--- flow/run.sh ---
#!/bin/bash
# the make line also repeats each setting of config.mk as NAME=value (left out here)
make -C /OpenROAD-flow-scripts/flow DESIGN_CONFIG=/design/flow/config.mk WORK_HOME=/design/flow/orfs CLKGATE_MAP_FILE= finish
--- flow/config.mk ---
export PLATFORM = sky130hd
export DESIGN_NAME = system_top
export DESIGN_NICKNAME = system_top
export VERILOG_FILES = /design/flow/design.v
export SDC_FILE = /design/flow/constraint.sdc
export NUM_CORES = 4
export LEC_CHECK = 0
export CAP_MARGIN = 20
export CORE_MARGIN = 2
export CORE_UTILIZATION = 69
export SETUP_SLACK_MARGIN = 1.0
export SLEW_MARGIN = 20
--- flow/constraint.sdc ---
create_clock -name core_clock -period 3.91 [get_ports {clk}]
set_input_delay 0.7820 -clock core_clock [delete_from_list [all_inputs] [get_ports {clk}]]
set_output_delay 0.7820 -clock core_clock [all_outputs]
set_load 0.01 [all_outputs]
--- flow/design.v ---
module fifo_sync #(
    parameter DATA_WIDTH = 8,
    parameter DEPTH      = 16
)(
    input  wire                  clk,
    input  wire                  rst,
    input  wire                  wr_en,
    input  wire [DATA_WIDTH-1:0] din,
    output wire                  full,
    input  wire                  rd_en,
    output reg  [DATA_WIDTH-1:0] dout,
    output wire                  empty
);
    localparam ADDR_WIDTH = $clog2(DEPTH);
    reg [DATA_WIDTH-1:0]   mem [0:DEPTH-1];
    reg [ADDR_WIDTH-1:0]   wr_ptr;
    reg [ADDR_WIDTH-1:0]   rd_ptr;
    reg [ADDR_WIDTH:0]     count;
    assign full  = (count == DEPTH);
    assign empty = (count == 0);
    always @(posedge clk) begin
        if (rst)
            wr_ptr <= 0;
        else if (wr_en && !full) begin
            mem[wr_ptr]                 <= din;
            wr_ptr                      <= wr_ptr + 1'b1;
        end
    end
    always @(posedge clk) begin
        if (rst) begin
            rd_ptr <= 0;
            dout   <= 0;
        end else if (rd_en && !empty) begin
            dout   <= mem[rd_ptr];
            rd_ptr <= rd_ptr + 1'b1;
        end
    end
    always @(posedge clk) begin
        if (rst) count <= 0;
        else begin
            case ({wr_en && !full, rd_en && !empty})
                2'b10: count <= count + 1'b1;    
                2'b01: count <= count - 1'b1;    
                2'b11: count <= count;           
                default: count <= count;         
            endcase
        end
    end
endmodule
module uart_rx #(
    parameter integer CLOCK_FREQ = 125_000_000,
    parameter integer BAUD_RATE  = 1_953_125  
)(
    input  wire        clk,
    input  wire        rst,
    input  wire        rx,
    output reg  [7:0]  data_out,
    output reg         data_valid
);
    localparam integer TICKS_16X = CLOCK_FREQ / (BAUD_RATE * 16);
    localparam IDLE  = 2'b00;
    localparam START = 2'b01;
    localparam DATA  = 2'b10;
    localparam STOP  = 2'b11;
    reg [1:0]  current_state, next_state;
    reg [31:0] tick_cnt;
    reg [3:0]  sample_cnt;  
    reg [2:0]  bit_cnt;
    reg [7:0]  shift_reg;
    reg [1:0]  rx_sync;
    always @(posedge clk) begin
        if (rst) rx_sync <= 2'b11;
        else     rx_sync <= {rx_sync[0], rx};
    end
    wire rx_s = rx_sync[1];
    always @(posedge clk) begin
        if (rst) current_state <= IDLE;
        else     current_state <= next_state;
    end
    wire tick_done = (tick_cnt == TICKS_16X - 1);
    always @(*) begin
        next_state = current_state;
        case (current_state)
            IDLE: begin
                if (rx_s == 1'b0)  next_state = START;                   
            end
            START: begin
                if (tick_done && sample_cnt == 7 && rx_s == 1'b1)
                    next_state = IDLE;
                else if (tick_done && sample_cnt == 15)
                    next_state = DATA;  
            end
            DATA: begin
                if (tick_done && sample_cnt == 15 && bit_cnt == 7)
                    next_state = STOP;  
            end
            STOP: begin
                if (tick_done && sample_cnt == 15)
                    next_state = IDLE;  
            end
        endcase
    end
    always @(posedge clk) begin
        if (rst) begin
            tick_cnt   <= 0;
            sample_cnt <= 0;
            bit_cnt    <= 0;
            shift_reg  <= 8'b00;
            data_valid <= 1'b0;
            data_out   <= 8'b0;
        end else begin
            data_valid <= 1'b0;
            if (tick_cnt < TICKS_16X - 1) begin
                tick_cnt <= tick_cnt + 1;
            end else begin
                tick_cnt <= 0;
                case (current_state)
                    IDLE: begin
                        sample_cnt <= 0;
                        bit_cnt    <= 0;
                    end
                    START: begin
                        if (sample_cnt == 15) sample_cnt <= 0;
                        else                  sample_cnt <= sample_cnt + 1;
                    end
                    DATA: begin
                        if (sample_cnt == 7) begin
                            shift_reg[bit_cnt] <= rx_s;
                        end
                        if (sample_cnt == 15) begin
                            sample_cnt <= 0;
                            if (bit_cnt == 7) bit_cnt <= 0;
                            else              bit_cnt <= bit_cnt + 1;
                        end else begin
                            sample_cnt <= sample_cnt + 1;
                        end
                    end
                    STOP: begin
                        if (sample_cnt == 15) begin
                            sample_cnt <= 0;
                            data_out   <= shift_reg;
                            data_valid <= 1'b1;
                        end else begin
                            sample_cnt <= sample_cnt + 1;
                        end
                    end
                endcase
            end
        end
    end
endmodule
module uart_tx #(
    parameter integer CLOCK_FREQ = 125_000_000,
    parameter integer BAUD_RATE  = 1_953_125  
)(
    input  wire       clk,
    input  wire       rst,
    input  wire [7:0] data_in,
    input  wire       data_valid,
    output reg        tx,
    output reg        tx_ready
);
    localparam integer TICKS_PER_BIT = CLOCK_FREQ / BAUD_RATE;
    localparam IDLE     = 1'b0;
    localparam ACTIVE   = 1'b1;
    reg         current_state, next_state;
    reg [31:0]  tick_cnt;
    reg [3:0]   bit_cnt;      
    reg [9:0]   tx_frame;
    wire        bit_done;
    always @(posedge clk) begin
        if (rst)    current_state <= IDLE;
        else        current_state <= next_state;
    end
    always @(*) begin
        next_state = current_state;
        case (current_state)
            IDLE:   if (data_valid) next_state = ACTIVE;
            ACTIVE: if (bit_done)   next_state = (bit_cnt == 9) ? IDLE : ACTIVE;
        endcase
    end
    always @(posedge clk) begin
        if (rst) begin
            tx         <= 1'b1;
            tx_ready   <= 1'b1;
        end else begin
            case (current_state)
                IDLE: begin
                    tx       <= 1'b1;  
                    tx_ready <= 1'b1;
                    if (data_valid) begin
                        tx_frame <= {1'b1, data_in, 1'b0};
                        tx       <= 1'b0; 
                        bit_cnt  <= 0;
                        tick_cnt <= 0;
                        tx_ready <= 1'b0;
                    end
                end
                ACTIVE: begin
                    if (bit_done) begin
                        tick_cnt <= 0;
                        if (bit_cnt == 9) begin
                            tx      <= 1'b1; 
                        end else begin
                            tx      <= tx_frame[bit_cnt + 1];
                            bit_cnt <= bit_cnt + 1;
                        end
                    end else begin
                        tick_cnt    <= tick_cnt + 1;
                    end
                end
            endcase
        end
    end
    assign bit_done = (tick_cnt == TICKS_PER_BIT - 1);
endmodule
module protocol_handler(
    input wire          clk,
    input wire          rst,
    output reg          rx_rd,
    input  wire         rx_empty,
    input  wire [7:0]   rx_data,
    output reg          tx_wr,
    input  wire         tx_full,
    output reg [7:0]    tx_data,
    input wire          card_OK,     
    input wire [31:0]   UID,         
    input wire          dispensing_active, 
    output reg [4:0]    dispenser_start,
    output reg [3:0]    count_A, count_B, count_C, count_D, count_E,
    input  wire [4:0]   input_ir,
    output reg          led1
);
    localparam CMD_MAX = 32;
    localparam IDLE       = 3'd0;
    localparam FETCH      = 3'd1;
    localparam WAIT_RX    = 3'd2;
    localparam PROCESS    = 3'd3;
    localparam RESPOND    = 3'd4;
    localparam TRANSMIT   = 3'd5;
    localparam WAIT_TX    = 3'd6;
    localparam RFID_SEND  = 3'd7;
    reg [2:0] current_state, next_state;
    reg       system_authorized;          
    reg       session_captured;           
    reg [31:0] session_uid;
    reg       disp_active_prev;
    reg [7:0] rx_buf [0:CMD_MAX-1];
    reg [7:0] tx_buf [0:CMD_MAX-1];
    reg [5:0] rx_len;
    reg [5:0] tx_len;
    reg [5:0] tx_idx;
    wire [7:0] rx_upper = (rx_data >= 8'h61 && rx_data <= 8'h7A) ? (rx_data - 8'h20) : rx_data;
    localparam LOCKOUT   = 200_000;    
    localparam BLINK_BIT = 11;         
    reg [$clog2(LOCKOUT+1)-1:0] lockout_cnt;
    reg [BLINK_BIT:0] blink_timer;
    always @(posedge clk) begin
        if (rst) begin
            current_state    <= IDLE;
            disp_active_prev <= 1'b0;
        end else begin
            current_state    <= next_state;
            disp_active_prev <= dispensing_active;
        end
    end
    always @(*) begin
        next_state = current_state;
        if (card_OK && system_authorized && !session_captured && lockout_cnt == 0 && current_state == IDLE) begin
            next_state = RFID_SEND;
        end 
        else if (disp_active_prev && !dispensing_active && current_state == IDLE) begin
            next_state = RESPOND;
        end
        else begin
            case (current_state)
                IDLE:
                    if (!rx_empty) next_state = FETCH;
                FETCH:
                    next_state = WAIT_RX;
                WAIT_RX:
                    next_state = PROCESS;
                PROCESS: begin
                    if (rx_len == 0 && (rx_upper <= 8'h20)) next_state = IDLE;
                    else if (rx_upper == 8'h0A || rx_upper == 8'h0D) begin
                        if (rx_len == 1 && rx_buf[0] == "T") next_state = RFID_SEND;
                        else next_state = RESPOND;
                    end
                    else if (rx_len >= CMD_MAX) next_state = IDLE;
                    else next_state = IDLE;
                end
                RESPOND:
                    if (tx_len > 0) next_state = TRANSMIT;
                    else            next_state = IDLE;
                RFID_SEND:
                    next_state = TRANSMIT;
                TRANSMIT: begin
                    if (tx_idx < tx_len) begin
                        if (!tx_full) next_state = WAIT_TX;
                        else          next_state = TRANSMIT;
                    end else begin
                        next_state = IDLE;
                    end
                end
                WAIT_TX:
                    next_state = TRANSMIT;
                default: next_state = IDLE;
            endcase
        end
    end
    always @(posedge clk) begin
        if (rst) begin
            rx_rd             <= 1'b0;
            tx_wr             <= 1'b0;
            rx_len            <= 6'd0;
            tx_len            <= 6'd0;
            tx_idx            <= 6'd0;
            system_authorized <= 1'b0;
            session_captured  <= 1'b0;
            led1              <= 1'b0;
            lockout_cnt       <= 0;
            blink_timer       <= 0;
            session_uid       <= 32'h0;
            dispenser_start   <= 5'b00000;
            count_A           <= 4'd0;
            count_B           <= 4'd0;
            count_C           <= 4'd0;
            count_D           <= 4'd0;
            count_E           <= 4'd0;
        end else begin
            rx_rd <= 1'b0;
            tx_wr <= 1'b0;
            if (!system_authorized) begin
                led1        <= 1'b0;
                blink_timer <= 0;
            end else begin
                blink_timer <= blink_timer + 1'b1;
                if (session_captured) begin
                    led1 <= 1'b1;            
                end else begin
                    led1 <= blink_timer[BLINK_BIT];  
                end
            end
            if (lockout_cnt > 0) lockout_cnt <= lockout_cnt - 1;
            case (next_state)
                FETCH: begin
                    rx_rd <= 1'b1;
                end
                PROCESS: begin
                    if (current_state == WAIT_RX) begin
                        if (rx_len < CMD_MAX && rx_upper > 8'h20 && rx_upper != 8'h0A && rx_upper != 8'h0D) begin
                            rx_buf[rx_len] <= rx_upper;
                            rx_len         <= rx_len + 1'b1;
                        end
                    end
                end
                RESPOND: begin
                    tx_len          <= 0;
                    tx_idx          <= 0;
                    dispenser_start <= 5'b00000;
                    if (disp_active_prev && !dispensing_active) begin
						tx_buf[0] <= "D"; 
						tx_buf[1] <= "O"; 
						tx_buf[2] <= "N"; 
						tx_buf[3] <= "E"; 
						tx_buf[4] <= 8'h0A;
						tx_len    <= 5;
                    end
                    else if (rx_len == 5 && rx_buf[0] == "S" && rx_buf[1] == "T" && rx_buf[2] == "A" && rx_buf[3] == "R" && rx_buf[4] == "T") begin
                        system_authorized <= 1'b1;
                        session_captured  <= 1'b0;
                        session_uid       <= 32'h0;
                    end
                    else if (rx_len == 3 && rx_buf[0] == "E" && rx_buf[1] == "N" && rx_buf[2] == "D") begin
						system_authorized <= 1'b0;
						session_captured  <= 1'b0;
						session_uid       <= 32'h0;
						tx_buf[0] <= "S"; 
						tx_buf[1] <= "T"; 
						tx_buf[2] <= "K"; 
						tx_buf[3] <= ":";
						tx_buf[4] <= input_ir[4] ? 8'h31 : 8'h30;
						tx_buf[5] <= input_ir[3] ? 8'h31 : 8'h30;
						tx_buf[6] <= input_ir[2] ? 8'h31 : 8'h30;
						tx_buf[7] <= input_ir[1] ? 8'h31 : 8'h30;
						tx_buf[8] <= input_ir[0] ? 8'h31 : 8'h30;
						tx_buf[9] <= 8'h0A;
						tx_len    <= 10;
                    end
                    else if (system_authorized) begin
                        if (rx_len == 4 && rx_buf[0] == "P" && rx_buf[1] == "I" && rx_buf[2] == "N" && rx_buf[3] == "G") begin
							tx_buf[0] <= "P"; 
							tx_buf[1] <= "O"; 
							tx_buf[2] <= "N"; 
							tx_buf[3] <= "G"; 
							tx_buf[4] <= 8'h0A;
							tx_len    <= 5;
                        end
                        else if (rx_len == 14 && rx_buf[0] == "M" && rx_buf[1] == "E" && rx_buf[2] == "D" && !dispensing_active) begin
							count_A <= rx_buf[5] - 8'h30; 
							count_B <= rx_buf[7] - 8'h30; 
							count_C <= rx_buf[9] - 8'h30;
							count_D <= rx_buf[11] - 8'h30; 
							count_E <= rx_buf[13] - 8'h30;
							if (rx_buf[5]  > 8'h30) dispenser_start[0] <= 1'b1;
							if (rx_buf[7]  > 8'h30) dispenser_start[1] <= 1'b1;
							if (rx_buf[9]  > 8'h30) dispenser_start[2] <= 1'b1;
							if (rx_buf[11] > 8'h30) dispenser_start[3] <= 1'b1;
							if (rx_buf[13] > 8'h30) dispenser_start[4] <= 1'b1;
							tx_buf[0] <= "D"; 
							tx_buf[1] <= "I"; 
							tx_buf[2] <= "S"; 
							tx_buf[3] <= "P"; 
							tx_buf[4] <= "E"; 
							tx_buf[5] <= "N";
							tx_buf[6] <= "S"; 
							tx_buf[7] <= "I"; 
							tx_buf[8] <= "N"; 
							tx_buf[9] <= "G"; 
							tx_buf[10]<= "."; 
							tx_buf[11]<= ".";
							tx_buf[12]<= "."; 
							tx_buf[13]<= 8'h0A;
							tx_len    <= 14;
                        end else begin
                            tx_buf[0] <= "E"; tx_buf[1] <= "R"; tx_buf[2] <= "R"; tx_buf[3] <= 8'h0A;
                            tx_len    <= 4;
                        end
                    end
                    rx_len <= 6'd0;
                end
                RFID_SEND: begin
					session_captured 	<= 1'b1;  
					session_uid      	<= UID;
					tx_buf[0] 			<= "P"; 
					tx_buf[1] 			<= "I"; 
					tx_buf[2] 			<= "D"; 
					tx_buf[3] 			<= ":";
					tx_buf[4] 			<= UID[31:24]; 
					tx_buf[5] 			<= UID[23:16]; 
					tx_buf[6] 			<= UID[15:8]; 
					tx_buf[7] 			<= UID[7:0];
					tx_buf[8] 			<= 8'h0A;
					tx_len    			<= 9;
					tx_idx    			<= 0;
					rx_len    			<= 0;
					lockout_cnt 		<= LOCKOUT;
                end
                WAIT_TX: begin
                    tx_data <= tx_buf[tx_idx];
                    tx_wr   <= 1'b1;
                    tx_idx  <= tx_idx + 1'b1;
                end 
            endcase
        end
    end
endmodule
module uart_controller (
    input  wire         clk,
    input  wire         rst,
    input  wire         rx,
    output wire         tx,
    output wire         led1,
    input  wire [31:0]  UID,
    input  wire         card_OK,
    input  wire [4:0]   ir_status,
    input  wire         dispensing_active,
    output wire [4:0]   dispenser_start,
    output wire [3:0]   count_A, count_B, count_C, count_D, count_E
);
    wire [7:0]  rx_data_raw;
    wire        rx_valid_raw;
    wire [7:0]  rx_fifo_dout;
    wire        rx_fifo_empty;
    wire        rx_fifo_rd;
    wire [7:0]  tx_fifo_din;
    wire        tx_fifo_full;
    wire        tx_wr_en;
    wire [7:0]  tx_fifo_dout;
    wire        tx_fifo_empty;   
    wire        tx_ready;
    reg [1:0] current_state, next_state;
    reg        tx_fifo_rd;     
    reg        tx_data_valid;  
    localparam IDLE       = 2'b00;
    localparam FETCH_FIFO = 2'b01;
    localparam SEND_UART  = 2'b10;
    localparam WAIT_ACK   = 2'b11; 
    always @(posedge clk) begin
        if (rst)    current_state <= IDLE;
        else        current_state <= next_state;
    end
    always @(*) begin
        next_state = current_state;
        case (current_state)
            IDLE: begin
                if (!tx_fifo_empty && tx_ready) next_state = FETCH_FIFO;
            end
            FETCH_FIFO: begin
                next_state = SEND_UART;
            end
            SEND_UART: begin
                next_state = WAIT_ACK;
            end
            WAIT_ACK: begin
                if (!tx_ready) next_state = IDLE;
            end
            default: next_state = IDLE;
        endcase
    end
    always @(posedge clk) begin
        if (rst) begin
            tx_fifo_rd     <= 1'b0;
            tx_data_valid  <= 1'b0;
        end else begin
            tx_fifo_rd     <= 1'b0;
            tx_data_valid  <= 1'b0;
            case (next_state)
                FETCH_FIFO: begin
                    tx_fifo_rd    <= 1'b1; 
                end
                SEND_UART: begin
                    tx_data_valid <= 1'b1; 
                end
            endcase
        end
    end
    uart_rx u_rx (
        .clk        (clk), 
        .rst        (rst), 
        .rx         (rx),
        .data_out   (rx_data_raw), 
        .data_valid (rx_valid_raw)
    );
    fifo_sync rx_fifo (
        .clk        (clk), 
        .rst        (rst),
        .wr_en      (rx_valid_raw), 
        .din        (rx_data_raw),
        .rd_en      (rx_fifo_rd), 
        .dout       (rx_fifo_dout), 
        .empty      (rx_fifo_empty),
        .full       () 
    );
    protocol_handler handler (
        .clk        (clk), 
        .rst        (rst),
        .rx_rd      (rx_fifo_rd), 
        .rx_empty   (rx_fifo_empty), 
        .rx_data    (rx_fifo_dout),
        .tx_wr      (tx_wr_en), 
        .tx_full    (tx_fifo_full), 
        .tx_data    (tx_fifo_din),
        .led1       (led1), 
        .card_OK    (card_OK),
        .UID        (UID),
        .input_ir   (ir_status),
        .dispensing_active      (dispensing_active),
        .dispenser_start        (dispenser_start),
        .count_A                (count_A),
        .count_B                (count_B),
        .count_C                (count_C),
        .count_D                (count_D),
        .count_E                (count_E)
    );
    fifo_sync tx_fifo (
        .clk        (clk), 
        .rst        (rst),
        .wr_en      (tx_wr_en), 
        .din        (tx_fifo_din),
        .rd_en      (tx_fifo_rd), 
        .dout       (tx_fifo_dout), 
        .empty      (tx_fifo_empty),
        .full       (tx_fifo_full)
    );
    uart_tx u_tx (
        .clk        (clk), 
        .rst        (rst),
        .data_in    (tx_fifo_dout), 
        .data_valid (tx_data_valid),
        .tx         (tx), 
        .tx_ready   (tx_ready)
    );
endmodule
module spi_master #(
    parameter DATA_WIDTH = 16,      
    parameter CLK_DIV    = 32,      
    parameter CPOL       = 0,       
    parameter CPHA       = 0,       
    parameter LSB_FIRST  = 0,        
    parameter LEAD_TICKS = 15,
    parameter LAG_TICKS  = 15
)(
    input  wire                   clk,
    input  wire                   rst,
    input  wire                   start,
    input  wire [DATA_WIDTH-1:0]  tx_data,
    output reg  [DATA_WIDTH-1:0]  rx_data,
    output reg                    busy,
    output reg                    sclk,
    output reg                    mosi,
    input  wire                   miso,
    output reg                    cs_n
);
    reg [$clog2(CLK_DIV)-1:0]   clk_cnt;
    reg [$clog2(DATA_WIDTH):0]  bit_cnt;
    reg [DATA_WIDTH-1:0]        shift_reg;
    reg [1:0]                   miso_sync; 
    localparam IDLE     = 2'b00;
    localparam LEAD_IN  = 2'b01;
    localparam TRANSFER = 2'b10;
    localparam DONE     = 2'b11;
    reg [1:0] state;
    always @(posedge clk) miso_sync <= {miso_sync[0], miso};
    wire sample_edge = (CPHA == 0); 
    always @(posedge clk) begin
        if (rst) begin
            state     <= IDLE;
            sclk      <= CPOL;
            cs_n      <= 1;
            mosi      <= 0;
            rx_data   <= 0;
            bit_cnt   <= 0;
            clk_cnt   <= 0;
            shift_reg <= 0;
            busy      <= 0;
        end else begin
            case (state)
                IDLE: begin
                    cs_n    <= 1;
                    sclk    <= CPOL;
                    busy    <= 0;
                    clk_cnt <= 0;
                    if (start) begin
                        state     <= LEAD_IN;
                        shift_reg <= tx_data;
                        busy      <= 1;
                    end
                end
                LEAD_IN: begin
                    cs_n    <= 0;
                    clk_cnt <= clk_cnt + 1;
                    mosi    <= LSB_FIRST ? shift_reg[0] : shift_reg[DATA_WIDTH-1];
                    if (clk_cnt == LEAD_TICKS) begin
                        state   <= TRANSFER;
                        bit_cnt <= DATA_WIDTH;
                        clk_cnt <= 0;
                    end
                end
                TRANSFER: begin
                    if (bit_cnt > 0) begin
                        clk_cnt <= clk_cnt + 1;
                        if (clk_cnt == CLK_DIV/2 - 1) begin
                            sclk <= ~sclk;
                            if (sample_edge) begin
                                shift_reg <= LSB_FIRST ? {miso_sync[1], shift_reg[DATA_WIDTH-1:1]} : {shift_reg[DATA_WIDTH-2:0], miso_sync[1]};
                            end else begin
                                mosi <= LSB_FIRST ? shift_reg[0] : shift_reg[DATA_WIDTH-1];
                            end
                        end 
                        else if (clk_cnt == CLK_DIV - 1) begin
                            sclk    <= ~sclk;
                            clk_cnt <= 0;
                            bit_cnt <= bit_cnt - 1;
                            if (sample_edge) begin
                                if (bit_cnt > 1) 
                                    mosi <= LSB_FIRST ? shift_reg[0] : shift_reg[DATA_WIDTH-1];
                            end else begin
                                shift_reg <= LSB_FIRST ? {miso_sync[1], shift_reg[DATA_WIDTH-1:1]} : {shift_reg[DATA_WIDTH-2:0], miso_sync[1]};
                            end
                        end
                    end else begin
                        state   <= DONE;
                        clk_cnt <= 0;
                        rx_data <= shift_reg;
                    end
                end
                DONE: begin
                    clk_cnt <= clk_cnt + 1;
                    if (clk_cnt == LAG_TICKS) begin
                        cs_n    <= 1;
                        sclk    <= CPOL;
                        state   <= IDLE;
                    end
                end
            endcase
        end
    end
endmodule
module rc522 (
    input               clk,             
    input               rst,           
    input               miso,            
    output              sclk,            
    output              mosi,            
    output              cs_n,            
    output reg          nrst_pd,             
    output reg [31:0]   UID,             
    output reg          card_OK          
);
 localparam  	CommandReg              = 8'h01 << 1,    
                ComIEnReg               = 8'h02 << 1,    
                DivIEnReg               = 8'h03 << 1,    
                ComIrqReg               = 8'h04 << 1,    
                DivIrqReg               = 8'h05 << 1,    
                ErrorReg                = 8'h06 << 1,    
                Status1Reg              = 8'h07 << 1,    
                Status2Reg              = 8'h08 << 1,    
                FIFODataReg             = 8'h09 << 1,    
                FIFOLevelReg            = 8'h0A << 1,    
                WaterLevelReg           = 8'h0B << 1,    
                ControlReg              = 8'h0C << 1,    
                BitFramingReg           = 8'h0D << 1,    
                CollReg                 = 8'h0E << 1,    
                ModeReg                 = 8'h11 << 1,    
                TxModeReg               = 8'h12 << 1,    
                RxModeReg               = 8'h13 << 1,    
                TxControlReg            = 8'h14 << 1,    
                TxASKReg                = 8'h15 << 1,    
                TxSelReg                = 8'h16 << 1,    
                RxSelReg                = 8'h17 << 1,    
                RxThresholdReg          = 8'h18 << 1,    
                DemodReg                = 8'h19 << 1,    
                MfTxReg                 = 8'h1C << 1,    
                MfRxReg                 = 8'h1D << 1,    
                SerialSpeedReg          = 8'h1F << 1,    
                CRCResultRegH           = 8'h21 << 1,    
                CRCResultRegL           = 8'h22 << 1,
                ModWidthReg             = 8'h24 << 1,    
                RFCfgReg                = 8'h26 << 1,    
                GsNReg                  = 8'h27 << 1,    
                CWGsPReg                = 8'h28 << 1,    
                ModGsPReg               = 8'h29 << 1,    
                TModeReg                = 8'h2A << 1,    
                TPrescalerReg           = 8'h2B << 1,    
                TReloadRegH             = 8'h2C << 1,    
                TReloadRegL             = 8'h2D << 1,
                TCounterValueRegH       = 8'h2E << 1,    
                TCounterValueRegL       = 8'h2F << 1,
                TestSel1Reg             = 8'h31 << 1,    
                TestSel2Reg             = 8'h32 << 1,    
                TestPinEnReg            = 8'h33 << 1,    
                TestPinValueReg         = 8'h34 << 1,    
                TestBusReg              = 8'h35 << 1,    
                AutoTestReg             = 8'h36 << 1,    
                VersionReg              = 8'h37 << 1,    
                AnalogTestReg           = 8'h38 << 1,    
                TestDAC1Reg             = 8'h39 << 1,    
                TestDAC2Reg             = 8'h3A << 1,    
                TestADCReg              = 8'h3B << 1;    
    localparam  PCD_Idle                = 8'h00,         
                PCD_Mem                 = 8'h01,         
                PCD_GenerateRandomID    = 8'h02,         
                PCD_CalcCRC             = 8'h03,         
                PCD_Transmit            = 8'h04,         
                PCD_NoCmdChange         = 8'h07,         
                PCD_Receive             = 8'h08,         
                PCD_Transceive          = 8'h0C,         
                PCD_MFAuthent           = 8'h0E,         
                PCD_SoftReset           = 8'h0F;         
    localparam  PICC_CMD_REQA           = 8'h26,         
                PICC_CMD_WUPA          = 8'h52,          
		PICC_CMD_CT            = 8'h88,          
                PICC_CMD_SEL_CL1       = 8'h93,          
                PICC_CMD_SEL_CL2       = 8'h95,          
                UltraPICC_CMD_SEL_CL3       = 8'h97,          
		PICC_CMD_HLTA          = 8'h50,          
                PICC_CMD_RATS          = 8'hE0,          
                PICC_CMD_MF_AUTH_KEY_A = 8'h60,          
                PICC_CMD_MF_AUTH_KEY_B = 8'h61,          
                PICC_CMD_MF_READ       = 8'h30,          
                PICC_CMD_MF_WRITE      = 8'hA0,          
                PICC_CMD_MF_DECREMENT  = 8'hC0,          
                PICC_CMD_MF_INCREMENT  = 8'hC1,          
                PICC_CMD_MF_RESTORE    = 8'hC2,          
                PICC_CMD_MF_TRANSFER   = 8'hB0,          
                PICC_CMD_UL_WRITE      = 8'hA2;          
    reg         spi_start;  
    reg [15:0]  data_tx;    
    wire [15:0] data_rx;    
    wire        spi_busy;	 
    reg         new_card;	 
    spi_master #(
        .DATA_WIDTH     (16),
        .CLK_DIV        (32),
        .CPOL           (0),
        .CPHA           (0),
        .LEAD_TICKS     (15),
        .LAG_TICKS      (15)
    ) spi_module (
        .clk            (clk),
        .rst            (rst),
        .start          (spi_start),
        .tx_data        (data_tx),
        .rx_data        (data_rx),
        .sclk           (sclk),
        .mosi           (mosi),
        .miso           (miso),
        .cs_n           (cs_n),
        .busy           (spi_busy)
    );
    localparam  STEP_BITS = 10;          
    reg [31:0]  cnt;					 
    reg [2:0]   cnt_2; 					 
    reg [7:0]   FIFOLevelReg_Value;	 
    reg [7:0]   BCC;					 
    reg [9:0] instr_step;  
    task spi_write;
        input [7:0] reg_addr;
        input [7:0] value;
        begin
            spi_start   <= 1;
            data_tx     <= {reg_addr, value};	 
        end										 
    endtask
    task spi_read;
        input [7:0] reg_addr;
        begin
            spi_start   <= 1;							 
            data_tx     <= {reg_addr | 8'h80, 8'h00};	 
        end
    endtask
    always @(posedge clk) begin
        if (rst) begin
            instr_step      <= 0;
            spi_start       <= 0;
            nrst_pd             <= 1;   				 
            UID             <= 32'h00000000;
            cnt             <= 0;
            cnt_2           <= 0;
            new_card        <= 0;
            card_OK         <= 0;
        end else begin													 
            if  (&cnt[4:0] && spi_start)                                     
                spi_start   <= 0;											
            if  (&cnt[STEP_BITS-1:0] && ~spi_busy) begin                              
                case (instr_step)											 
                    1:  nrst_pd <= 0;                                            
                    2:  nrst_pd <= 1;                                            
                    50: spi_write (TxModeReg,       8'h00);                  
                    51: spi_write (RxModeReg,       8'h00);                  
                    52: spi_write (ModWidthReg,     8'h26);                  
                    53: spi_write (TModeReg,        8'h80);                  
                    54: spi_write (TPrescalerReg,   8'hA9);            
                    55: spi_write (TReloadRegH,     8'h03);
                    56: spi_write (TReloadRegL,     8'hE8);
                    57: spi_write (TxASKReg,        8'h40);                  
                    58: spi_write (ModeReg,         8'h3D);                  
                    59: spi_read  (TxControlReg);							 
                    60: spi_write (TxControlReg,    8'h03 | data_rx[7:0]);        
                    62: spi_write (CommandReg,      PCD_Idle);               
                    63: spi_write (ComIrqReg,       8'h7F);                  
                    64: spi_write (FIFOLevelReg,    8'h80);                  
                    65: spi_write (FIFODataReg,     PICC_CMD_REQA);          
                    66: spi_write (BitFramingReg,   8'h07);                  
                    67: spi_write (CommandReg,      PCD_Transceive);         
                    68: spi_write (BitFramingReg,   8'h87);                  
                    70: spi_read  (ComIrqReg);                               
                    71: if (data_rx[5])                                      
                            new_card <= 1;
                    73: spi_write (FIFOLevelReg,    8'h80);                  
                    74: spi_write (FIFODataReg,     PICC_CMD_SEL_CL1);       
                    75: spi_write (FIFODataReg,     8'h20);
                    76: spi_write (BitFramingReg,   8'h00);                  
                    77: spi_write (CommandReg,      PCD_Transceive);         
                    78: spi_write (BitFramingReg,   8'h80);                  
                    83: spi_read  (FIFOLevelReg);
                    84: FIFOLevelReg_Value <= data_rx[7:0];
                    85: spi_read  (FIFODataReg);
                    86: UID[31:24] <= data_rx[7:0];
                    87: spi_read  (FIFODataReg);
                    88: UID[23:16] <= data_rx[7:0];
                    89: spi_read  (FIFODataReg);
                    90: UID[15:8] <= data_rx[7:0];
                    91: spi_read  (FIFODataReg);
                    92: UID[7:0] <= data_rx[7:0];
                    93: spi_read  (FIFODataReg);
                    94: BCC <= data_rx[7:0];                                     
                    95: new_card <= 0;
                    96: if ((FIFOLevelReg_Value == 5) && (BCC == (UID[31:24] ^ UID[23:16] ^ UID[15:8] ^ UID[7:0])))
                            card_OK <= 1;
                    97: card_OK <= 0;
                endcase
                if (instr_step == 72 && ~new_card) begin  
                    cnt_2 <= cnt_2 + 1;
                    if (cnt_2 == 5) begin
                        cnt_2 <= 0;
                        instr_step <= 62;
                    end else
                        instr_step <= 70;
                end else if (instr_step == 501)
                    instr_step <= 62;
                else
                    instr_step <= instr_step + 1;
            end
            cnt <= cnt + 1;
        end
    end
endmodule
module servo_fsm_unit (
    input  wire clk,             
    input  wire rst,             
    input  wire start_trigger,   
    input  wire [3:0] num_turns, 
    output reg  pwm_out,
    output reg  busy            
);
    localparam FRAME_COUNT = 200;        
    localparam MIN_PULSE   = 20;         
    localparam MAX_PULSE   = 101;        
    localparam STEP        = 5;          
    localparam ONE_SEC     = 2_000;      
    localparam ST_IDLE       = 3'b000;
    localparam ST_PAUSE_LOW  = 3'b001;  
    localparam ST_SWEEP_UP   = 3'b010;
    localparam ST_PAUSE_HIGH = 3'b011;  
    localparam ST_SWEEP_DOWN = 3'b100;
    localparam ST_CHECK      = 3'b101;
    reg [2:0]  state;
    reg [$clog2(FRAME_COUNT)-1:0] counter;
    reg [$clog2(FRAME_COUNT)-1:0] pulse_width;
    reg [3:0]  current_turn;
    reg [$clog2(ONE_SEC)-1:0] wait_counter; 
    reg start_reg;
    wire start_edge = (start_trigger && !start_reg);
    always @(posedge clk) begin
        if (rst) begin
            state <= ST_IDLE;
            counter <= 0;
            pulse_width <= MIN_PULSE;
            current_turn <= 0;
            pwm_out <= 0;
            busy <= 0;
            start_reg <= 0;
            wait_counter <= 0;
        end else begin
            start_reg <= start_trigger;
            if (counter >= FRAME_COUNT - 1) counter <= 0;
            else counter <= counter + 1;
            pwm_out <= (counter < pulse_width);
            case (state)
                ST_IDLE: begin
                    busy <= 0;
                    current_turn <= 0;
                    pulse_width <= MIN_PULSE;
                    if (start_edge && num_turns > 0) begin
                        state <= ST_PAUSE_LOW;
                        busy <= 1;
                        wait_counter <= 0;
                    end
                end
                ST_PAUSE_LOW: begin
                    pulse_width <= MIN_PULSE;
                    if (wait_counter >= ONE_SEC - 1) begin
                        state <= ST_SWEEP_UP;
                        wait_counter <= 0;
                    end else begin
                        wait_counter <= wait_counter + 1;
                    end
                end
                ST_SWEEP_UP: begin
                    if (counter == 0) begin 
                        if (pulse_width >= MAX_PULSE) begin
                            state <= ST_PAUSE_HIGH;
                            wait_counter <= 0;
                        end else begin
                            pulse_width <= pulse_width + STEP;
                        end
                    end
                end
                ST_PAUSE_HIGH: begin
                    pulse_width <= MAX_PULSE;
                    if (wait_counter >= ONE_SEC - 1) begin
                        state <= ST_SWEEP_DOWN;
                        wait_counter <= 0;
                    end else begin
                        wait_counter <= wait_counter + 1;
                    end
                end
                ST_SWEEP_DOWN: begin
                    if (counter == 0) begin
                        if (pulse_width <= MIN_PULSE) begin
                            state <= ST_CHECK;
                        end else begin
                            pulse_width <= pulse_width - STEP;
                        end
                    end
                end
                ST_CHECK: begin
                    if (current_turn + 1 >= num_turns) begin
                        state <= ST_IDLE;
                    end else begin
                        current_turn <= current_turn + 1;
                        state <= ST_PAUSE_LOW;
                        wait_counter <= 0;
                    end
                end
                default: state <= ST_IDLE;
            endcase
        end
    end
endmodule
module servo_fsm_unit_anticlockwise (
    input  wire clk,             
    input  wire rst,             
    input  wire start_trigger,   
    input  wire [3:0] num_turns, 
    output reg  pwm_out,
    output reg  busy            
);
    localparam FRAME_COUNT = 200;        
    localparam MIN_PULSE   = 20;         
    localparam START_PULSE = 98;         
    localparam STEP        = 5;          
    localparam ONE_SEC     = 2_000;      
    localparam ST_IDLE        = 3'b000;
    localparam ST_PAUSE_START = 3'b001;  
    localparam ST_SWEEP_DOWN  = 3'b010;  
    localparam ST_PAUSE_MIN   = 3'b011;  
    localparam ST_SWEEP_UP    = 3'b100;  
    localparam ST_CHECK       = 3'b101;
    reg [2:0]  state;
    reg [$clog2(FRAME_COUNT)-1:0] counter;
    reg [$clog2(FRAME_COUNT)-1:0] pulse_width;
    reg [3:0]  current_turn;
    reg [$clog2(ONE_SEC)-1:0] wait_counter; 
    reg start_reg;
    wire start_edge = (start_trigger && !start_reg);
    always @(posedge clk) begin
        if (rst) begin
            state <= ST_IDLE;
            counter <= 0;
            pulse_width <= START_PULSE; 
            current_turn <= 0;
            pwm_out <= 0;
            busy <= 0;
            start_reg <= 0;
            wait_counter <= 0;
        end else begin
            start_reg <= start_trigger;
            if (counter >= FRAME_COUNT - 1) counter <= 0;
            else counter <= counter + 1;
            pwm_out <= (counter < pulse_width);
            case (state)
                ST_IDLE: begin
                    busy <= 0;
                    current_turn <= 0;
                    pulse_width <= START_PULSE; 
                    if (start_edge && num_turns > 0) begin
                        state <= ST_PAUSE_START;
                        busy <= 1;
                        wait_counter <= 0;
                    end
                end
                ST_PAUSE_START: begin
                    pulse_width <= START_PULSE;
                    if (wait_counter >= ONE_SEC - 1) begin
                        state <= ST_SWEEP_DOWN;
                        wait_counter <= 0;
                    end else begin
                        wait_counter <= wait_counter + 1;
                    end
                end
                ST_SWEEP_DOWN: begin
                    if (counter == 0) begin 
                        if (pulse_width <= MIN_PULSE) begin
                            state <= ST_PAUSE_MIN;
                            wait_counter <= 0;
                        end else begin
                            pulse_width <= pulse_width - STEP;
                        end
                    end
                end
                ST_PAUSE_MIN: begin
                    pulse_width <= MIN_PULSE;
                    if (wait_counter >= ONE_SEC - 1) begin
                        state <= ST_SWEEP_UP;
                        wait_counter <= 0;
                    end else begin
                        wait_counter <= wait_counter + 1;
                    end
                end
                ST_SWEEP_UP: begin
                    if (counter == 0) begin
                        if (pulse_width >= START_PULSE) begin
                            state <= ST_CHECK;
                        end else begin
                            pulse_width <= pulse_width + STEP;
                        end
                    end
                end
                ST_CHECK: begin
                    if (current_turn + 1 >= num_turns) begin
                        state <= ST_IDLE;
                    end else begin
                        current_turn <= current_turn + 1;
                        state <= ST_PAUSE_START; 
                        wait_counter <= 0;
                    end
                end
                default: state <= ST_IDLE;
            endcase
        end
    end
endmodule
module system_top (
    input  wire         clk, 
    input  wire         rst,
    input  wire         rx,
    output wire         tx,
    input  wire         miso,
    output wire         sclk,
    output wire         mosi,
    output wire         cs_n,
    output wire         nrst_pd,
    output wire [4:0]   pwm_servos,  
    input  wire [4:0]   input_ir,
	output wire [4:0] led_busy,
	output wire         led1, led2
);
    wire [31:0] UID;
    wire        card_OK;
    wire [4:0] disp_start;
    wire [3:0] s_count [0:4];   
    wire [4:0] busy_servo;
    wire dispensing_active = |busy_servo;
    assign led2     = dispensing_active;
	assign led_busy = busy_servo;
    rc522 rfid_inst (
        .clk            (clk),
        .rst            (rst),
        .miso           (miso),
        .sclk           (sclk),
        .mosi           (mosi),
        .cs_n           (cs_n),
        .nrst_pd        (nrst_pd),
        .UID            (UID),
        .card_OK        (card_OK)
    );
    wire [3:0] count_A, count_B, count_C, count_D, count_E;
    assign s_count[0] = count_A;
    assign s_count[1] = count_B;
    assign s_count[2] = count_C;
    assign s_count[3] = count_D;
    assign s_count[4] = count_E;
    uart_controller comm_inst(
        .clk            (clk),
        .rst            (rst),
        .rx             (rx),
        .tx             (tx),
        .led1           (led1),
        .UID            (UID),
        .card_OK        (card_OK),
        .ir_status      (input_ir),
        .dispensing_active  (dispensing_active),
        .dispenser_start    (disp_start),
        .count_A        (count_A),
        .count_B        (count_B),
        .count_C        (count_C),
        .count_D        (count_D),
        .count_E        (count_E)
    );
    genvar i;
    generate
        for (i = 1; i < 5; i = i + 1) begin: servo_dispensers
            servo_fsm_unit servo_inst1(
                .clk            (clk),
                .rst            (rst),
                .start_trigger  (disp_start[i]),
                .num_turns      (s_count[i]),
                .pwm_out        (pwm_servos[i]),
                .busy           (busy_servo[i])
            );
        end
    endgenerate
	servo_fsm_unit_anticlockwise servo_inst2(
		.clk            (clk),
		.rst            (rst),
		.start_trigger  (disp_start[0]),
		.num_turns      (s_count[0]),
		.pwm_out        (pwm_servos[0]),
		.busy           (busy_servo[0])
	);
endmodule
==> results.ini, run 1 <==
[yosys]
synth.most_common_cell=dfxtp_1
synth_flops=980
synth_cell_type_count=90
ys_sh_mux=0.0632
syn_inst=3981
top_cells_by_count=dfxtp_1, edfxtp_1, nor2_1, nand2_1, a21oi_1
async_reset_ff_frac=0
simple_gate_area_frac=0.159
topCombFamilyByArea=simple AND/OR/NAND/NOR gates
synth_warnings=155
adder_share=0.0493
synthDominantCellAreaShare=0.326
top_area_cell=edfxtp_1
xor_area_frac=0.0431
yosys_area_sq_um=43700
synth-edff-count=474
synth.area.top_cells=edfxtp_1, dfxtp_1, ha_1
ys_cells=3981
ys_seq_frac=0.557
flop_cell=dfxtp_1
synth_area_per_cell_sq_um=11.0
synthAoiAreaFrac=0.0981
synth.cell_area_sq_um=43700

[worst_setup_path]
reg2reg_depth=10
crit-reg2reg-capture=comm_inst.handler.tx_buf[5][3]
required_ns=4.28
critPathTopFamily=AND-OR/OR-AND gates
reg2reg_from=comm_inst.handler.tx_len[0]
r2r_slack_ns=0.60
cp.depth=10
cp_cell_sequence=nor4_2 > o21ai_0 > or3_1 > o21bai_1 > o211a_1 > and3_4 > a21oi_4 > a211oi_4 > buf_6 > clkbuf_16
arrival_ns=3.68
endpoint=comm_inst.handler.tx_buf[5][3]
worst-path-max-fanout=7
crit_type=register to register
startpoint=comm_inst.handler.tx_len[0]
cp.buffers_inverters=2
cp-start-kind=register
cp_slowest_cell=nor4_2
critPathMaxStageDelay_ns=0.43
end_kind=register

[pwr]
p_per_area_nw_per_um2=416
switching_share=0.212
vdd_drop_max_v=0.000550
p_int_mw=16.5
power.static_leakage_nw=18.6
power_frac_comb=0.033
maxPowerGroup=registers
p_comb_uw=694
seqPwrFrac=0.519
p_clk_mw=9.41
switchingPower_mw=4.46
p_clk_frac=0.448
powerSeq_mw=10.9

[layout]
final_util=0.804
final_nets=4295
nFillCells=3619
syn_to_final_growth_pct=15.6
final_cells=5046

[final_timing]
skew_ns=0.0355
finalCritPeriodShare=0.848
drv_slew=0
setup_viol=0
timing_worst_slew_pin_value_ns=1.24
hold_viol=0
fmax_mhz=302
maxSlewHeadroom=0.171
worst_slack_ns=0.596
rsz0062_at_grt=true
fin_crit_ns=3.31
setup_tns_ns=0

[hold_path]
hp-start=rfid_inst.spi_module.miso_sync[0]
min_to=rfid_inst.spi_module.miso_sync[1]
hp-class=register to register
holdPathStages=0

[place]
routabilityCongestion=0.930
dpl_worst_slack_ns=0.288
dp_hpwl_mm=62.1
portBuffers=25
placed_cells=4758

[cts]
cts_made_buffers=95
cts_buffer_depth=3
cts_sinks=980
cts_tree=done
path_clk_slew_ns=0.06
cts-root-buf=clkbuf_16
cts_htree_levels=3
clk_latency_ns=0.67

[global_routing]
grt_remaining_overflow=0
antenna_found_initial=1
first_global_vias=31100
grt_usage=0.300
grt_start_max_net_pins=96
grt_pass1_wl_mm=160

[die]
rows=92
ioPinCount=26
die_w_um=256
core_area_sq_um=62900
die_area_sq_um=65400
die_y_um=256
initCoreUtil=0.696

[run]
warnings=60
cap_viol_max_count=0

[route]
wire_per_inst_um=20.5
ant_nets=0
n_antenna_cell=0
first_pass_iters=8
viasPerCell=6.25
wl_mm=103
drc=0
drt_iter0_drc=3078
vias=31600

[run_status]
status=no timing/DRC/antenna violations

## per-layer routing
metal | share of wire | vias to the layer above | wire length [um] | global-route usage
met5 | 0 | - | 0 | 0
met4 | 0.043 | 0 | 4430 | 0.117
met3 | 0.072 | 328 | 7410 | 0.0515
met2 | 0.50 | 1315 | 51500 | 0.512
met1 | 0.39 | 15200 | 40000 | 0.383
li1 | - | 14700 | - | -
## timing repair
item | in CTS | in global routing
resized | 116 | 171
endpoints found under the hold margin | 0 | 0
gates cloned | 8 | 7
pin swaps | 28 | 46
hold buffers | 0 | 0
setup buffers | 46 | 47
setup endpoints to repair | 270 | 283
## through the flow
step	power, mW	area, sq um	hold WS, ns
global placement	11.7	45000	0.322
global route	21.6	50500	0.353
CTS	21.0	49300	0.357
floorplan	11.6	44000	0.310
detailed placement	11.8	45000	0.338
finish	21.0	50500	0.346
## cell type report
cell class	count	area (sq um)	area share
inverters	162	644	0.0128
clock inverters	42	519	0.0103
flip-flops and latches	980	24400	0.483
clock buffers	137	2690	0.0532
repair buffers	181	2010	0.0398
repair inverters	3	38.8	0.000768
multi-input cells	2695	19200	0.380
well taps	846	1060	0.0210
==> run 2, diff against run 1 <==
- CORE_UTILIZATION: 69 -> 70
- CTS_CLUSTER_SIZE: unset -> 44
- PLACE_DENSITY: unset -> 0.9
- SETUP_SLACK_MARGIN: 1.0 -> unset
- clock period: 3.91 -> 6.55 ns (I/O delays scaled with it)
==> run 2 against run 1 <==
  * Critical path type unchanged
  * Critical endpoint is now comm_inst.handler.tx_buf[4][4]
  * Area after synthesis is the same
  * Power shrank 40%
  * Count of clock-buffer cells in the layout shrank 10
==> results.ini, run 2 <==
[layout]
final_nets=4160  ; was 4295
syn_to_final_growth_pct=9.76  ; was 15.6%

[yosys]
syn_inst=3981  ; unchanged
async_reset_ff_frac=0  ; unchanged
ys_seq_frac=0.557  ; unchanged
topCombFamilyByArea=simple AND/OR/NAND/NOR gates  ; unchanged
synth.most_common_cell=dfxtp_1  ; unchanged
synthAoiAreaFrac=0.0981  ; unchanged
synth_area_per_cell_sq_um=11.0  ; unchanged
flop_cell=dfxtp_1  ; unchanged
yosys_area_sq_um=43700  ; unchanged
synthDominantCellAreaShare=0.326  ; unchanged
xor_area_frac=0.0431  ; unchanged
ys_cells=3981  ; unchanged
simple_gate_area_frac=0.159  ; unchanged
top_cells_by_count=dfxtp_1, edfxtp_1, nor2_1, nand2_1, a21oi_1  ; unchanged
ys_sh_mux=0.0632  ; unchanged
synth.area.top_cells=edfxtp_1, dfxtp_1, ha_1  ; unchanged
synth.cell_area_sq_um=43700  ; unchanged
synth_cell_type_count=90  ; unchanged
adder_share=0.0493  ; unchanged
synth-edff-count=474  ; unchanged
top_area_cell=edfxtp_1  ; unchanged
synth_warnings=155  ; unchanged
synth_flops=980  ; unchanged

[cts]
cts_sinks=980  ; unchanged
ctsResizeCount=0  ; was 116
cts_hold_buf=0  ; unchanged
postCtsSetupBuffers=0  ; was 46
clk_latency_ns=0.67  ; about the same
cts_made_buffers=96  ; was 95
cts-root-buf=clkbuf_16  ; unchanged
path_clk_slew_ns=0.07  ; was 0.06 ns
cts_htree_levels=3  ; unchanged
cts_buffer_depth=3  ; unchanged
cts_tree=done  ; unchanged

[worst_setup_path]
startpoint=comm_inst.rx_fifo.dout[0]  ; was comm_inst.handler.tx_len[0]
endpoint=comm_inst.handler.tx_buf[4][4]  ; was comm_inst.handler.tx_buf[5][3]
cp.depth=8  ; was 10
reg2reg_from=comm_inst.rx_fifo.dout[0]  ; was comm_inst.handler.tx_len[0]
worst-path-max-fanout=34  ; was 7
cp_slowest_cell=dfxtp_1  ; was nor4_2
reg2reg_depth=8  ; was 10
r2r_slack_ns=1.76  ; was 0.60 ns
critPathMaxStageDelay_ns=0.74  ; was 0.43 ns
cp.buffers_inverters=1  ; was 2
crit_type=register to register  ; unchanged
arrival_ns=5.07  ; was 3.68 ns
cp-start-kind=register  ; unchanged
required_ns=6.83  ; was 4.28 ns
critPathTopFamily=AND-OR/OR-AND gates  ; unchanged
cp_cell_sequence=or4_1 > o221ai_1 > o31ai_1 > and3_4 > or3_1 > a31o_2 > inv_2 > a211oi_2  ; was nor4_2 > o21ai_0 > or3_1 > o21bai_1 > o211a_1 > and3_4 > a21oi_4 > a211oi_4 > buf_6 > clkbuf_16
end_kind=register  ; unchanged
crit-reg2reg-capture=comm_inst.handler.tx_buf[4][4]  ; was comm_inst.handler.tx_buf[5][3]

[pwr]
p_comb_uw=401  ; was 694 uW
power.static_leakage_nw=17.5  ; was 18.6 nW
maxPowerGroup=registers  ; unchanged
p_per_area_nw_per_um2=262  ; was 416 nW/um^2
powerSeq_mw=6.51  ; was 10.9 mW
vdd_drop_max_v=0.000241  ; was 0.000550 V
switchingPower_mw=2.68  ; was 4.46 mW
switching_share=0.213  ; was 0.212
p_clk_mw=5.65  ; was 9.41 mW
p_int_mw=9.88  ; was 16.5 mW
seqPwrFrac=0.518  ; was 0.519
power_frac_comb=0.032  ; was 0.033
p_clk_frac=0.450  ; was 0.448

[global_routing]
grt_usage=0.300  ; about the same
met2_usage=0.512  ; about the same
antenna_found_initial=1  ; unchanged
met1_usage=0.384  ; was 0.383
grt-busiest-layer=met2  ; unchanged
globalRouteMet3Util=0.0521  ; was 0.0515
grt_pass1_wl_mm=156  ; was 160 mm
grt_remaining_overflow=0  ; unchanged
first_global_vias=30300  ; was 31.1k
grt_start_max_net_pins=143  ; was 96

[place]
routabilityCongestion=0.914  ; was 0.930
portBuffers=25  ; unchanged
dp_hpwl_mm=59.5  ; was 62.1 mm

[final_timing]
rsz0062_at_grt=false  ; was true
fin_crit_ns=4.79  ; was 3.31 ns
timing_worst_slew_pin_value_ns=1.15  ; was 1.24 ns
drv_slew=0  ; unchanged
setup_tns_ns=0  ; unchanged
setup_viol=0  ; unchanged
hold_ws_ns=0.328  ; was 0.346 ns
finalCritPeriodShare=0.731  ; was 0.848
fmax_mhz=209  ; was 302 MHz
maxSlewHeadroom=0.228  ; was 0.171
hold_viol=0  ; unchanged
skew_ns=0.0329  ; was 0.0355 ns

[route]
wl_mm=96.2  ; was 103 mm
vias=31100  ; was 31.6k
wire_per_inst_um=19.6  ; was 20.5 um
first_pass_iters=7  ; was 8
drt_iter0_drc=3269  ; was 3078
n_antenna_cell=0  ; unchanged
ant_nets=0  ; unchanged
drc=0  ; unchanged
viasPerCell=6.35  ; was 6.25

[die]
ioPinCount=26  ; unchanged
die_y_um=254  ; was 256 um
die_area_sq_um=64500  ; was 65400 sq um
die_w_um=254  ; was 256 um
rows=91  ; was 92
core_area_sq_um=61700  ; was 62900 sq um
initCoreUtil=0.708  ; was 0.696

[run]
warnings=57  ; was 60
cap_viol_max_count=0  ; unchanged

[hold_path]
holdPathStages=0  ; unchanged
hp-class=register to register  ; unchanged
hp-start=rfid_inst.spi_module.miso_sync[0]  ; unchanged
min_to=rfid_inst.spi_module.miso_sync[1]  ; unchanged

[run_status]
status=no timing/DRC/antenna violations  ; unchanged

## run 2: final cells by class
cell class / count / area [sq um]
Sequential cell: 980 / 24400
Multi-Input combinational cell: 2694 / 18300
Fill cell: 3643 / 13700
Clock buffer: 127 / 2750
Tap cell: 837 / 1050
Inverter: 162 / 608
Clock inverter: 51 / 497
Timing Repair Buffer: 49 / 464
## run 2: metal layers
layer / wire (um) / vias up / part of all wire
met5: 13 / - / 0.00014
met4: 3360 / 2 / 0.035
li1: - / 14400 / -
met1: 38000 / 15000 / 0.39
met3: 7170 / 288 / 0.075
met2: 47700 / 1421 / 0.50
## run 2: metrics by stage
| stage | setup WS, ns | cells | cell area (sq um) | util | total power [mW] |
|---|---|---|---|---|---|
| after floorplan | 1.37 | 4010 | 43800 | - | 6.93 |
| after global placement | 1.76 | 4719 | 44600 | 0.723 | 7.01 |
| after detailed placement | 2.03 | 4720 | 44700 | 0.724 | 7.03 |
| after CTS | 1.92 | 4898 | 47900 | 0.777 | 12.6 |
| after global routing | 1.56 | 4900 | 48000 | 0.778 | 12.9 |
| final | 1.76 | 4900 | 48000 | 0.778 | 12.6 |
==> run 3, diff against run 2 <==
- CORE_UTILIZATION: 70 -> 72
- CTS_CLUSTER_DIAMETER: unset -> 295
- CTS_CLUSTER_SIZE: 44 -> unset
- PLACE_DENSITY: 0.9 -> unset
- SETUP_SLACK_MARGIN: unset -> 0.49
- clock period: 6.55 -> 3.66 ns (I/O delays scaled with it)
==> run 3 against run 2 <==
  * Synthesized cell count unchanged
  * Critical endpoint is now comm_inst.handler.tx_buf[5][4]
  * Non-clock buffer count is 80 higher
  * Highest routed layer is now met4
  * Still clean
  * Critical path type unchanged
  * Fmax is 49% higher
  * Largest cell class unchanged
  * Flip-flop count is the same
  * Die size decreased by 2.7%
  * Global-route usage grew 0.81 points
==> results.ini, run 3 <==
[worst_setup_path]
arrival_ns=3.58  ; was 5.07 ns
cp_cell_sequence=or4_4 > or2_4 > o2111a_2 > buf_4 > nand4_1 > o211a_1 > and3_4 > a21oi_4 > a211oi_4 > buf_6 > clkbuf_16  ; was or4_1 > o221ai_1 > o31ai_1 > and3_4 > or3_1 > a31o_2 > inv_2 > a211oi_2
endpoint=comm_inst.handler.tx_buf[5][4]  ; was comm_inst.handler.tx_buf[4][4]
required_ns=4.03  ; was 6.83 ns
cp.buffers_inverters=3  ; was 1
reg2reg_from=comm_inst.rx_fifo.dout[2]  ; was comm_inst.rx_fifo.dout[0]
r2r_slack_ns=0.45  ; was 1.76 ns
cp.depth=11  ; was 8
end_kind=register  ; unchanged
critPathTopFamily=simple AND/OR/NAND/NOR gates  ; was AND-OR/OR-AND gates
cp_slowest_cell=or4_4  ; was dfxtp_1
critPathMaxStageDelay_ns=0.54  ; was 0.74 ns
crit_type=register to register  ; unchanged
crit-reg2reg-capture=comm_inst.handler.tx_buf[5][4]  ; was comm_inst.handler.tx_buf[4][4]
worst-path-max-fanout=7  ; was 34
startpoint=comm_inst.rx_fifo.dout[2]  ; was comm_inst.rx_fifo.dout[0]
cp-start-kind=register  ; unchanged
reg2reg_depth=11  ; was 8

[global_routing]
globalRouteMet3Util=0.0420  ; was 0.0521
antenna_found_initial=0  ; was 1
grt_remaining_overflow=0  ; unchanged
grt_usage=0.308  ; was 0.300
met2_usage=0.539  ; was 0.512
grt_pass1_wl_mm=157  ; was 156 mm
met1_usage=0.396  ; was 0.384
first_global_vias=30800  ; was 30.3k
grt_start_max_net_pins=107  ; was 143
grt-busiest-layer=met2  ; unchanged

[pwr]
maxPowerGroup=registers  ; unchanged
vdd_drop_max_v=0.000605  ; was 0.000241 V
seqPwrFrac=0.512  ; was 0.518
p_clk_frac=0.455  ; was 0.450
power_frac_comb=0.033  ; was 0.032
switchingPower_mw=4.92  ; was 2.68 mW
powerSeq_mw=11.7  ; was 6.51 mW
p_per_area_nw_per_um2=464  ; was 262 nW/um^2
p_clk_mw=10.4  ; was 5.65 mW
p_comb_uw=757  ; was 401 uW
switching_share=0.216  ; was 0.213
power.static_leakage_nw=18.0  ; was 17.5 nW
p_int_mw=17.9  ; was 9.88 mW

[route]
wire_per_inst_um=20.1  ; was 19.6 um
drt_iter0_drc=3085  ; was 3269
drc=0  ; unchanged
vias=31200  ; was 31.1k
ant_nets=0  ; unchanged
wl_mm=99.2  ; was 96.2 mm
first_pass_iters=9  ; was 7
n_antenna_cell=0  ; unchanged
viasPerCell=6.32  ; was 6.35

[layout]
syn_to_final_growth_pct=12.3  ; was 9.76%
nFillCells=3340  ; was 3643
post-route-cell-area_sq_um=49100  ; was 48000 sq um
final_nets=4239  ; was 4160
final_util=0.815  ; was 0.778

[yosys]
topCombFamilyByArea=simple AND/OR/NAND/NOR gates  ; unchanged
top_cells_by_count=dfxtp_1, edfxtp_1, nor2_1, nand2_1, a21oi_1  ; unchanged
top_area_cell=edfxtp_1  ; unchanged
simple_gate_area_frac=0.159  ; unchanged
ys_seq_frac=0.557  ; unchanged
synth.most_common_cell=dfxtp_1  ; unchanged
synth.cell_area_sq_um=43700  ; unchanged
synth_area_per_cell_sq_um=11.0  ; unchanged
synth-edff-count=474  ; unchanged
synth.area.top_cells=edfxtp_1, dfxtp_1, ha_1  ; unchanged
synth_warnings=155  ; unchanged
yosys_area_sq_um=43700  ; unchanged
syn_inst=3981  ; unchanged
flop_cell=dfxtp_1  ; unchanged
synthAoiAreaFrac=0.0981  ; unchanged
synth_flops=980  ; unchanged
async_reset_ff_frac=0  ; unchanged
adder_share=0.0493  ; unchanged
synth_cell_type_count=90  ; unchanged
ys_sh_mux=0.0632  ; unchanged
synthDominantCellAreaShare=0.326  ; unchanged
xor_area_frac=0.0431  ; unchanged
ys_cells=3981  ; unchanged

[final_timing]
fin_crit_ns=3.21  ; was 4.79 ns
skew_ns=0.0278  ; was 0.0329 ns
drv_slew=0  ; unchanged
fmax_mhz=312  ; was 209 MHz
setup_tns_ns=0  ; unchanged
timing_worst_slew_pin_value_ns=1.01  ; was 1.15 ns
hold_viol=0  ; unchanged
finalCritPeriodShare=0.876  ; was 0.731
rsz0062_at_grt=true  ; was false
setup_viol=0  ; unchanged
maxSlewHeadroom=0.326  ; was 0.228

[run]
warnings=62  ; was 57
cap_viol_max_count=0  ; unchanged

[die]
initCoreUtil=0.726  ; was 0.708
die_w_um=250  ; was 254 um
die_y_um=250  ; was 254 um
rows=90  ; was 91
core_area_sq_um=60200  ; was 61700 sq um
ioPinCount=26  ; unchanged
die_area_sq_um=62700  ; was 64500 sq um

[place]
routabilityCongestion=0.927  ; was 0.914
portBuffers=25  ; unchanged
dp_hpwl_mm=61.2  ; was 59.5 mm
placed_cell_area_sq_um=45000  ; was 44700 sq um

[hold_path]
hp-class=register to register  ; unchanged
hp-start=rfid_inst.spi_module.miso_sync[0]  ; unchanged
holdPathStages=0  ; unchanged
min_to=rfid_inst.spi_module.miso_sync[1]  ; unchanged

[cts]
cts-root-buf=clkbuf_16  ; unchanged
cts_htree_levels=3  ; unchanged
clk_latency_ns=0.67  ; about the same
cts_tree=done  ; unchanged
path_clk_slew_ns=0.07  ; about the same
cts_made_buffers=95  ; was 96
cts_sinks=980  ; unchanged
cts_buffer_depth=3  ; unchanged

[run_status]
status=no timing/DRC/antenna violations  ; unchanged

-- run 3: timing repair --
item,4_1_cts,5_1_grt
pin swaps,6,12
cloned,1,3
resized,31,45
hold buffers,0,0
endpoints found under the setup margin,212,208
setup buffers,13,17
-- run 3: area by class of cell --
type	instances	area, sq um	area share
sequential	980	24400	0.496
multi-input combinational	2694	18600	0.378
clock buffer	126	2660	0.0541
timing repair buffer	129	1220	0.0248
tap	782	978	0.0199
clock inverter	54	706	0.0144
inverter	162	621	0.0126
-- run 3: through the flow --
step / worst slack, ns / power, mW / std cells / hold WS (ns)
2_1_floorplan: -0.0485 / 12.4 / 4010 / 0.310
3_3_place_gp: 0.315 / 12.5 / 4713 / 0.322
3_5_place_dp: 0.164 / 12.6 / 4713 / 0.315
4_1_cts: 0.381 / 22.9 / 4907 / 0.336
5_1_grt: 0.405 / 23.4 / 4927 / 0.338
6_report: 0.453 / 22.8 / 4927 / 0.334
-- run 3: routing by layer --
metal	vias up	part of all wire	routed length, um
met1	15200	0.41	40600
met2	1240	0.50	50000
met4	0	0.025	2470
met3	193	0.062	6180
li1	14500	-	-
met5	-	0	0
==> run 4, diff against run 3 <==
- CAP_MARGIN: 20 -> 10
- CELL_PAD_IN_SITES_DETAIL_PLACEMENT: unset -> 2
- CORE_UTILIZATION: 72 -> 65
- CTS_CLUSTER_DIAMETER: 295 -> 284
- CTS_CLUSTER_SIZE: unset -> 99
- GPL_ROUTABILITY_DRIVEN: unset -> 0
- GPL_TIMING_DRIVEN: unset -> 0
- MAX_ROUTING_LAYER: unset -> met4
- MIN_ROUTING_LAYER: unset -> met1
- PLACE_DENSITY_LB_ADDON: unset -> 0.21
- SETUP_SLACK_MARGIN: 0.49 -> unset
- clock period: 3.66 -> 3.52 ns (I/O delays scaled with it)
==> run 4 against run 3 <==
  * The run now fails in 3_5_place_dp
  * Die size increased by 11%
  * Area after synthesis unchanged
  * Synthesized cell count unchanged
==> results.ini, run 4 <==
[run_status]
status=did not finish  ; was no timing/DRC/antenna violations
tool.error=Error: detail_place.tcl, 38 bad optional access
haltStage=3_5_place_dp

[yosys]
ys_sh_mux=0.0632  ; unchanged
synth.most_common_cell=dfxtp_1  ; unchanged
yosys_area_sq_um=43700  ; unchanged
top_area_cell=edfxtp_1  ; unchanged
synth_warnings=155  ; unchanged
synthAoiAreaFrac=0.0981  ; unchanged
synth_cell_type_count=90  ; unchanged
top_cells_by_count=dfxtp_1, edfxtp_1, nor2_1, nand2_1, a21oi_1  ; unchanged
topCombFamilyByArea=simple AND/OR/NAND/NOR gates  ; unchanged
synth.area.top_cells=edfxtp_1, dfxtp_1, ha_1  ; unchanged
adder_share=0.0493  ; unchanged
synth.cell_area_sq_um=43700  ; unchanged
xor_area_frac=0.0431  ; unchanged
flop_cell=dfxtp_1  ; unchanged
simple_gate_area_frac=0.159  ; unchanged
synthDominantCellAreaShare=0.326  ; unchanged
syn_inst=3981  ; unchanged
ys_cells=3981  ; unchanged
synth_area_per_cell_sq_um=11.0  ; unchanged
synth-edff-count=474  ; unchanged
synth_flops=980  ; unchanged
ys_seq_frac=0.557  ; unchanged
async_reset_ff_frac=0  ; unchanged

[die]
die_y_um=263  ; was 250 um
core_area_sq_um=66900  ; was 60200 sq um
ioPinCount=26  ; unchanged
initCoreUtil=0.653  ; was 0.726
die_w_um=263  ; was 250 um
die_area_sq_um=69400  ; was 62700 sq um
rows=95  ; was 90

[place]
portBuffers=24  ; was 25

[run 4: stage by stage]
stage / std cells / worst slack (ns) / area, sq um
3_3_place_gp: 4907 / -1.52 / 45200
2_1_floorplan: 4010 / -0.188 / 43900
==> run 5, diff against run 4 <==
- ABC_AREA: unset -> 0
- CAP_MARGIN: 10 -> 5
- CELL_PAD_IN_SITES_DETAIL_PLACEMENT: 2 -> unset
- CORE_UTILIZATION: 65 -> 70
- CTS_CLUSTER_DIAMETER: 284 -> 383
- CTS_CLUSTER_SIZE: 99 -> unset
- GPL_ROUTABILITY_DRIVEN: 0 -> unset
- GPL_TIMING_DRIVEN: 0 -> unset
- MAX_ROUTING_LAYER: met4 -> unset
- MIN_ROUTING_LAYER: met1 -> unset
- PLACE_DENSITY_LB_ADDON: 0.21 -> unset
- SETUP_SLACK_MARGIN: unset -> -0.26
- clock period: 3.52 -> 2.71 ns (I/O delays scaled with it)
==> run 5 against run 4 <==
  * Now fails the layout checks on negative setup slack
  * Synthesized cell count unchanged
  * Die size shrank 7.0%
  * Area after synthesis did not move
==> results.ini, run 5 <==
[run_status]
status=complete, but fails checks  ; was did not finish
so.violations=negative setup slack

[cts]
cts_tree=done
cts_sinks=980
clk_latency_ns=0.68
cts_buffer_depth=3
path_clk_slew_ns=0.07
cts_hold_buf=0
cts_htree_levels=3
cts-root-buf=clkbuf_16
cts_made_buffers=97

[layout]
logic_area_sq_um=18500
post-route-cell-area_sq_um=50500
syn_to_final_growth_pct=15.5
flop_area_sq_um=24400
nFillCells=3493
final_nets=4412

[route]
first_pass_iters=8
wl_mm=102
drt_iter0_drc=2793
vias=32000
ant_nets=0
wire_per_inst_um=19.8
viasPerCell=6.20
drc=0

[pwr]
p_per_area_nw_per_um2=607
power_mw=30.7
seqPwrFrac=0.512
p_clk_mw=13.8
powerSeq_mw=15.7
p_comb_mw=1.14
p_clk_frac=0.451
p_int_mw=24.1
vdd_drop_max_v=0.000643
switching_share=0.215
power_frac_comb=0.037
power.static_leakage_nw=18.9
switchingPower_mw=6.60
maxPowerGroup=registers

[final_timing]
fin_crit_ns=3.04
finalCritPeriodShare=1.12
timing_worst_slew_pin_value_ns=0.888
setup_viol=247
fmax_mhz=329
hold_viol=0
hold_ws_ns=0.223
skew_ns=0.0276
drv_slew=0
rsz0062_at_grt=true
worst_slack_ns=-0.328
maxSlewHeadroom=0.406

[worst_setup_path]
cp.depth=10
crit_type=register to register
end_kind=register
critPathTopFamily=simple AND/OR/NAND/NOR gates
cp_slowest_cell=or4_4
endpoint=comm_inst.handler.tx_buf[3][1]
reg2reg_depth=10
r2r_slack_ns=-0.33
worst-path-max-fanout=17
cp-start-kind=register
crit-reg2reg-capture=comm_inst.handler.tx_buf[3][1]
cp_common_cell=buf_12
critPathMaxStageDelay_ns=0.53
cp.buffers_inverters=2
arrival_ns=3.45
cp_cell_sequence=or4_4 > or2_4 > o2111a_2 > and3_4 > or3_4 > a31o_4 > buf_12 > a21oi_4 > nor2_4 > buf_12
reg2reg_from=comm_inst.rx_fifo.dout[1]
required_ns=3.13
startpoint=comm_inst.rx_fifo.dout[1]

[yosys]
ys_seq_frac=0.557  ; unchanged
flop_cell=dfxtp_1  ; unchanged
ys_sh_mux=0.0632  ; unchanged
synth_warnings=155  ; unchanged
synth_flops=980  ; unchanged
synth.cell_area_sq_um=43700  ; unchanged
top_cells_by_count=dfxtp_1, edfxtp_1, nor2_1, nand2_1, a21oi_1  ; unchanged
syn_inst=3981  ; unchanged
simple_gate_area_frac=0.159  ; unchanged
ys_cells=3981  ; unchanged
synthAoiAreaFrac=0.0981  ; unchanged
topCombFamilyByArea=simple AND/OR/NAND/NOR gates  ; unchanged
xor_area_frac=0.0431  ; unchanged
synthDominantCellAreaShare=0.326  ; unchanged
adder_share=0.0493  ; unchanged
top_area_cell=edfxtp_1  ; unchanged
synth-edff-count=474  ; unchanged
synth_area_per_cell_sq_um=11.0  ; unchanged
yosys_area_sq_um=43700  ; unchanged
async_reset_ff_frac=0  ; unchanged
synth.most_common_cell=dfxtp_1  ; unchanged
synth_cell_type_count=90  ; unchanged
synth.area.top_cells=edfxtp_1, dfxtp_1, ha_1  ; unchanged

[place]
routabilityCongestion=0.912
placed_cell_area_sq_um=46800
dp_hpwl_mm=66.9
portBuffers=25  ; was 24

[die]
die_area_sq_um=64500  ; was 69400 sq um
die_y_um=254  ; was 263 um
die_w_um=254  ; was 263 um
core_area_sq_um=61700  ; was 66900 sq um
initCoreUtil=0.708  ; was 0.653
ioPinCount=26  ; unchanged
rows=91  ; was 95

[hold_path]
hp-class=input port to register
hp-start=rst
holdPathStages=2
min_to=servo_dispensers[4].servo_inst1.state[1]

[global_routing]
grt_pass1_wl_mm=164
grt_remaining_overflow=0
grt_start_max_net_pins=72
grt_usage=0.318
first_global_vias=31700
antenna_found_initial=1

[run]
cap_viol_max_count=0
warnings=60

==> run 5: timing repair <==
action / in CTS / in global routing
gates resized: 25 / 30
cloned: 1 / 1
hold endpoints to repair: 0 / 0
endpoints found under the setup margin: 161 / 219
pin swaps: 12 / 11
buffers inserted: 4 / 4
==> run 5: layout make-up <==
class	count	share of cell area
flip-flops and latches	980	0.483
multi-input cells	2694	0.367
clock buffers	144	0.0577
repair buffers	300	0.0510
well taps	837	0.0207
inverters	162	0.0122
clock inverters	40	0.00843
diodes	2	0.0000991
==> run 5: per-stage QoR <==
step                cells  worst slack (ns)  setup TNS, ns  utilization
detailed placement   4968            -0.502         -69.69        0.758
CTS                  5155            -0.271         -42.48        0.815
floorplan            4010            -0.998         -79.50            -
global placement     4968            -0.552         -60.17        0.758
finish               5159            -0.328         -44.37        0.818
global route         5157            -0.403         -71.30        0.818
==> run 5: routing by layer <==
metal	wire [um]	global-route usage	part of all wire	up-vias
li1	-	-	-	14900
met1	40400	0.395	0.39	15600
met2	52100	0.561	0.51	1187
met3	6530	0.0473	0.064	235
met4	3240	0.121	0.032	0
met5	0	0	0	-
Power and IR drop assume default switching activity.
